P:
// gca_dlnv
module gca_dlnv(
    input [31:0]    coord0,
    input [31:0]    coord1,
    input           ld,
    input           step,
    input           CLK,
    output          FC,
    output [20:0]   ADDR
);
    reg         [15:0] x0;
    reg         [15:0] y0;
    wire        [15:0] x1;
    wire        [15:0] y1;
    reg  signed [15:0] dx, dy;
    reg  signed [15:0] sx, sy;
    reg  signed [15:0] error;
    wire signed [15:0] e2;
    assign x1 = {5'b0, coord1[10:0]};
    assign y1 = {6'b0, coord1[20:11]};
    assign e2 = error <<< 1;
    assign ADDR = {y0[9:0], x0[10:0]};
    assign FC = !ld && (x0 == x1 && y0 == y1 || e2 >= dy && x0 == x1 || e2 <= dx && y0 == y1);
    always @(posedge CLK) begin
        if(ld) begin
            x0 <= {5'b0, coord0[10:0]};
            y0 <= {6'b0, coord0[20:11]};
            sx <= (x0 > x1) ? -16'd1 : 16'd1;
            sy <= (y0 > y1) ? -16'd1 : 16'd1;
  ...
Settings: LEC_CHECK=0, CAP_MARGIN=20, CORE_MARGIN=2, CORE_UTILIZATION=30, CTS_CLUSTER_DIAMETER=100, CTS_CLUSTER_SIZE=15, PLACE_DENSITY_LB_ADDON=0.12, SLEW_MARGIN=20, TNS_END_PERCENT=5; clock period 5.0 ns.
run.sh (not shown) runs the stock make flow with config.mk's settings and CLKGATE_MAP_FILE=.
Edits applied to the flow inputs when going from P to Q:
- CORE_UTILIZATION changed from 30 to 50
- CTS_CLUSTER_SIZE removed (was 15)
- CTS_CLUSTER_DIAMETER removed (was 100)
- TNS_END_PERCENT removed (was 5)
- SETUP_SLACK_MARGIN newly set to 0.73
- PLACE_DENSITY_LB_ADDON removed (was 0.12)
- the clock period (ns, I/O delays scaled along) changed from 5.0 to 2.53
==> comparison <==
In Q the implementation ran to completion but is not tape-out ready, as the final checks report negative setup slack.
Register-to-register slack was higher in the run labelled P.
Q ends up with higher signed area change from the synthesized netlist to the final layout than P does.
Diff P -> Q: cell count increased 218; sequential share of layout area decreased 4.7 points; global-route usage increased 15 points; final setup slack of the worst path decreased 1.76 ns.
Measured against P, the total met2 wirelength after detailed routing of Q comes out at 1.4 times the reference value.
Changes in R relative to Q:
- CORE_UTILIZATION now 11, was 50
- SETUP_SLACK_MARGIN no longer set, was 0.73
- the clock period (ns, I/O delays scaled along) now 5.19, was 2.53
### Flow results
- Going from Q to R, footprint of the multi-input gates moved down, least setup slack across all paths after layout +1.80 ns, combined buffer and inverter count along the critical path up 3.
- Taking Q as the reference, in R routed wirelength normalized by instance count shows a reduction of 8.0 um; overall routing resource usage shows a reduction of 26 points; routability-driven placement congestion ratio shows a reduction of 7.2%.
- In the final design statistics, R uses more standard cells in total than Q.
- Relative to Q, post-detailed-placement half-perimeter wirelength decreased by about 17% in R.
- Of R and Q, the run reporting the higher slack of the worst reg-to-reg path was R.
- Of R and Q, only R finishes the flow clean.

========
## try-cedar
gca_dlnv again, from the RTL that the note above started with.
==> flow/design.v (excerpt) <==
module gca_dlnv(
    input [31:0]    coord0,
    input [31:0]    coord1,
    input           ld,
    input           step,
    input           CLK,
    output          FC,
    output [20:0]   ADDR
);
Settings: LEC_CHECK=0, ABC_AREA=0, CAP_MARGIN=5, CELL_PAD_IN_SITES_DETAIL_PLACEMENT=2, CORE_MARGIN=2, CORE_UTILIZATION=26, PLACE_DENSITY_LB_ADDON=0.11, SETUP_SLACK_MARGIN=1.51, SLEW_MARGIN=5, TNS_END_PERCENT=55; clock period 7.39 ns.
try-cedar: full flow OK, the timing, DRC and antenna checks passed
#### Input delta (try-fjord over try-cedar)
- PLACE_DENSITY_LB_ADDON no longer set, was 0.11
- CTS_CLUSTER_DIAMETER now 358, previously not set
- ABC_AREA no longer set, was 0
- SLEW_MARGIN now 20, was 5
- SETUP_SLACK_MARGIN no longer set, was 1.51
- CELL_PAD_IN_SITES_DETAIL_PLACEMENT no longer set, was 2
- PLACE_DENSITY now 0.67, previously not set
- CORE_UTILIZATION now 72, was 26
- CAP_MARGIN now 30, was 5
- TNS_END_PERCENT no longer set, was 55
- the clock period (ns, I/O delays scaled along) now 3.78, was 7.39
==> results <==
- try-fjord -> stages 100% | layout checks FAIL | setup timing
- Against try-cedar, horizontal die dimension in try-fjord fell by more than a quarter.
- From try-cedar to try-fjord the numbers moved as follows: non-clock buffer count has increased, detailed route wirelength on metal3 increased by about 180% relative to the old numbers, detail-routed net length per standard cell decreased by about 4.4% relative to the old numbers.
- try-fjord vs try-cedar, standard cell core area went down by 26000 µm².
- Diff try-cedar -> try-fjord: area growth from synthesis to layout rose 2.9 points.
diff inputs: try-fjord => try-indigo
- CTS_CLUSTER_DIAMETER no longer set, was 358
- CAP_MARGIN now 20, was 30
- PLACE_DENSITY no longer set, was 0.67
- CORE_UTILIZATION now 40, was 72
- the clock period (ns, I/O delays scaled along) now 5.0, was 3.78
Findings:
Going from try-fjord to try-indigo, the global-route usage was found to have gone down by 18 points. Compared to try-fjord, the router laid down less metal wire for try-indigo. Looking only at weighted congestion at the end of routability-driven global placement, and setting everything else aside, the higher value of try-indigo and try-fjord goes to try-fjord. Compared with try-fjord, in try-indigo mean instance size in the synthesized netlist essentially unchanged. In the metrics for try-indigo and try-fjord, the one carrying the lower number of instances in the placed design is try-fjord. try-indigo ran to completion and came out clean on the timing, DRC and antenna checks. Compared with try-fjord, try-indigo shows final non-filler cell total that has gone up by a few percent. Comparing count of clock-buffer cells in the layout for try-indigo and try-fjord, the smaller number came from try-fjord. Sequential cell count came out exactly the same in try-indigo and try-fjord. try-indigo reports a lower worst hold slack than try-fjord does.
Edits applied to the flow inputs when going from try-indigo to try-maple:
- an added TNS_END_PERCENT of 40
- a change of SLEW_MARGIN from 20 to 10
Number of multi-input logic gates: try-maple vs try-indigo identical
Comparing try-indigo against try-maple, there is no change at all in hold slack.
Buffers plus inverters on the worst setup path came out exactly the same in try-maple and try-indigo.
As far as initial antenna violation count goes, try-maple and try-indigo are indistinguishable; the numbers are identical.
Comparing try-maple with try-indigo, the final critical-path required period came out essentially unchanged.
[compare] base=try-indigo new=try-maple: post-layout worst setup margin roughly the same, tally of max-capacitance violations did not really move, post-route cell area roughly the same.
As far as wire length of the first global-routing pass is concerned, try-maple and try-indigo perform about the same.
What try-willow does differently from try-maple at the input level:
- CORE_UTILIZATION now 51, was 40
- SLEW_MARGIN now 20, was 10
- TNS_END_PERCENT no longer set, was 40
- the clock period (ns, I/O delays scaled along) now 4.06, was 5.0
[summary]
Comparing try-maple and try-willow, wire length reported by the detailed router is higher on try-willow. try-willow vs try-maple, origin of the worst setup path: dx[0]$_DFFE_PP_ vs coord1[16]. From try-maple to try-willow the numbers moved as follows: number of cells after detailed placement now smaller, fraction of the cycle the final worst path needs went up 4.1 points.

========
gca_dlnv again, from the RTL that the note above started with.
clock: 3.22 ns
lec_check: 0
cap_margin: 20
cell_pad_in_sites_global_placement: 1
core_aspect_ratio: 0.74
core_margin: 2
core_utilization: 42
cts_cluster_diameter: 131
cts_cluster_size: 89
place_density_lb_addon: 0.23
slew_margin: 20
tns_end_percent: 10
The starting point produced a layout that fails on negative setup slack.
Next try:
CELL_PAD_IN_SITES_GLOBAL_PLACEMENT = not set   (was 1)
CORE_ASPECT_RATIO = not set   (was 0.74)
CORE_UTILIZATION = 58   (was 42)
CTS_CLUSTER_DIAMETER = not set   (was 131)
CTS_CLUSTER_SIZE = not set   (was 89)
PLACE_DENSITY_LB_ADDON = not set   (was 0.23)
TNS_END_PERCENT = not set   (was 10)
clock period = 2.53 ns   (was 3.22 ns; I/O delays follow)
Outcome: With this change the flow did not get past 5_1_grt on GRT-0232; die area goes down by 27%; synthesized cell count stays the same; synthesized area does not change.

========
gca_dlnv again, from the RTL that the note above started with.
Settings: LEC_CHECK=0, ABC_AREA=0, CAP_MARGIN=40, CORE_MARGIN=2, CORE_UTILIZATION=72, CTS_CLUSTER_DIAMETER=222, CTS_CLUSTER_SIZE=90, GPL_ROUTABILITY_DRIVEN=0, GPL_TIMING_DRIVEN=1, MIN_ROUTING_LAYER=met1, PLACE_DENSITY_LB_ADDON=0.04, SLEW_MARGIN=30, TNS_END_PERCENT=50; clock period 3.73 ns.
The starting point finished with negative setup slack left.
Next try:
Settings changed: ABC_AREA 0 to unset, CAP_MARGIN 40 to 15, CTS_CLUSTER_DIAMETER 222 to unset, CTS_CLUSTER_SIZE 90 to unset, GPL_ROUTABILITY_DRIVEN 0 to unset, GPL_TIMING_DRIVEN 1 to unset, MIN_ROUTING_LAYER met1 to unset, PLACE_DENSITY_LB_ADDON 0.04 to unset, SETUP_SLACK_MARGIN set to -0.27, SLEW_MARGIN 30 to 20, TNS_END_PERCENT 50 to unset.
Clock period 3.73 ns to 3.9 ns, I/O delays scaled along.
The new run finished but fails on negative setup slack.
Hold slack loses 0.013 ns.
Area after synthesis stays the same.
Setup slack loses 0.014 ns.
Cell area fell by 3.0%.
Register-to-register slack is about the same.
Die area does not change.
Clock skew barely changes.
Wire length fell by 3.3%.
Next try:
Settings changed: CAP_MARGIN 15 to 5, CTS_CLUSTER_SIZE set to 99, SETUP_SLACK_MARGIN -0.27 to unset.
Clock period 3.9 ns to 4.06 ns, I/O delays scaled along.
With this change the flow went through all stages and came out clean.
Global-route usage fell by 1.2 points.
Wire length fell by 2.4%.
First-iteration DRC count rose by 12%.
Critical path depth rose by 5.
Cell area fell by 0.76%.
Final cell count fell by 1.3%.

========
Starting RTL as in the previous note.
## gca_dlnv
module gca_dlnv(
    input [31:0]    coord0,
    input [31:0]    coord1,
    input           ld,
    input           step,
    input           CLK,
    output          FC,
    output [20:0]   ADDR
);
Settings: LEC_CHECK=0, ABC_AREA=1, CAP_MARGIN=10, CELL_PAD_IN_SITES_DETAIL_PLACEMENT=2, CELL_PAD_IN_SITES_GLOBAL_PLACEMENT=2, CORE_ASPECT_RATIO=0.57, CORE_MARGIN=7, CORE_UTILIZATION=23, CTS_CLUSTER_SIZE=98, HOLD_SLACK_MARGIN=0.06, MAX_ROUTING_LAYER=met4, MIN_ROUTING_LAYER=met1, PLACE_DENSITY_LB_ADDON=0.14, SLEW_MARGIN=10, TNS_END_PERCENT=80; clock period 6.99 ns.
==> next run, changes <==
==> flow/config.mk (replaced) <==
export PLATFORM = sky130hd
export DESIGN_NAME = gca_dlnv
export DESIGN_NICKNAME = gca_dlnv
export VERILOG_FILES = /design/flow/design.v
export SDC_FILE = /design/flow/constraint.sdc
export NUM_CORES = 4
export LEC_CHECK = 0
export CAP_MARGIN = 20
export CORE_MARGIN = 2
export CORE_UTILIZATION = 39
export SLEW_MARGIN = 20
==> flow/constraint.sdc (replaced) <==
create_clock -name core_clock -period 4.56 [get_ports {CLK}]
set_input_delay 0.9120 -clock core_clock [delete_from_list [all_inputs] [get_ports {CLK}]]
set_output_delay 0.9120 -clock core_clock [all_outputs]
set_load 0.01 [all_outputs]
After rerunning: Core utilization grows by 18 points; count of clock-buffer cells in the layout shrinks by 1; register-to-register slack loses 2.7 ns; sequential cell count is unchanged; routed wire length shrinks by well over a third; design area shrinks by a little under a tenth; sequential share of layout area grows by 1.4 points.
==> next run, changes <==
--- a/flow/config.mk
+++ b/flow/config.mk
@@ -10 +10,2 @@
-export CORE_UTILIZATION = 39
+export CORE_UTILIZATION = 66
+export SETUP_SLACK_MARGIN = 1.0
==> flow/constraint.sdc (replaced) <==
create_clock -name core_clock -period 3.9 [get_ports {CLK}]
set_input_delay 0.7800 -clock core_clock [delete_from_list [all_inputs] [get_ports {CLK}]]
set_output_delay 0.7800 -clock core_clock [all_outputs]
set_load 0.01 [all_outputs]
Effect: Now the flow completed, yet does not pass: setup timing; clock skew hardly moves; final cell count goes up by 0.42%; via count increases by 24%; setup slack gets worse by 0.64 ns.
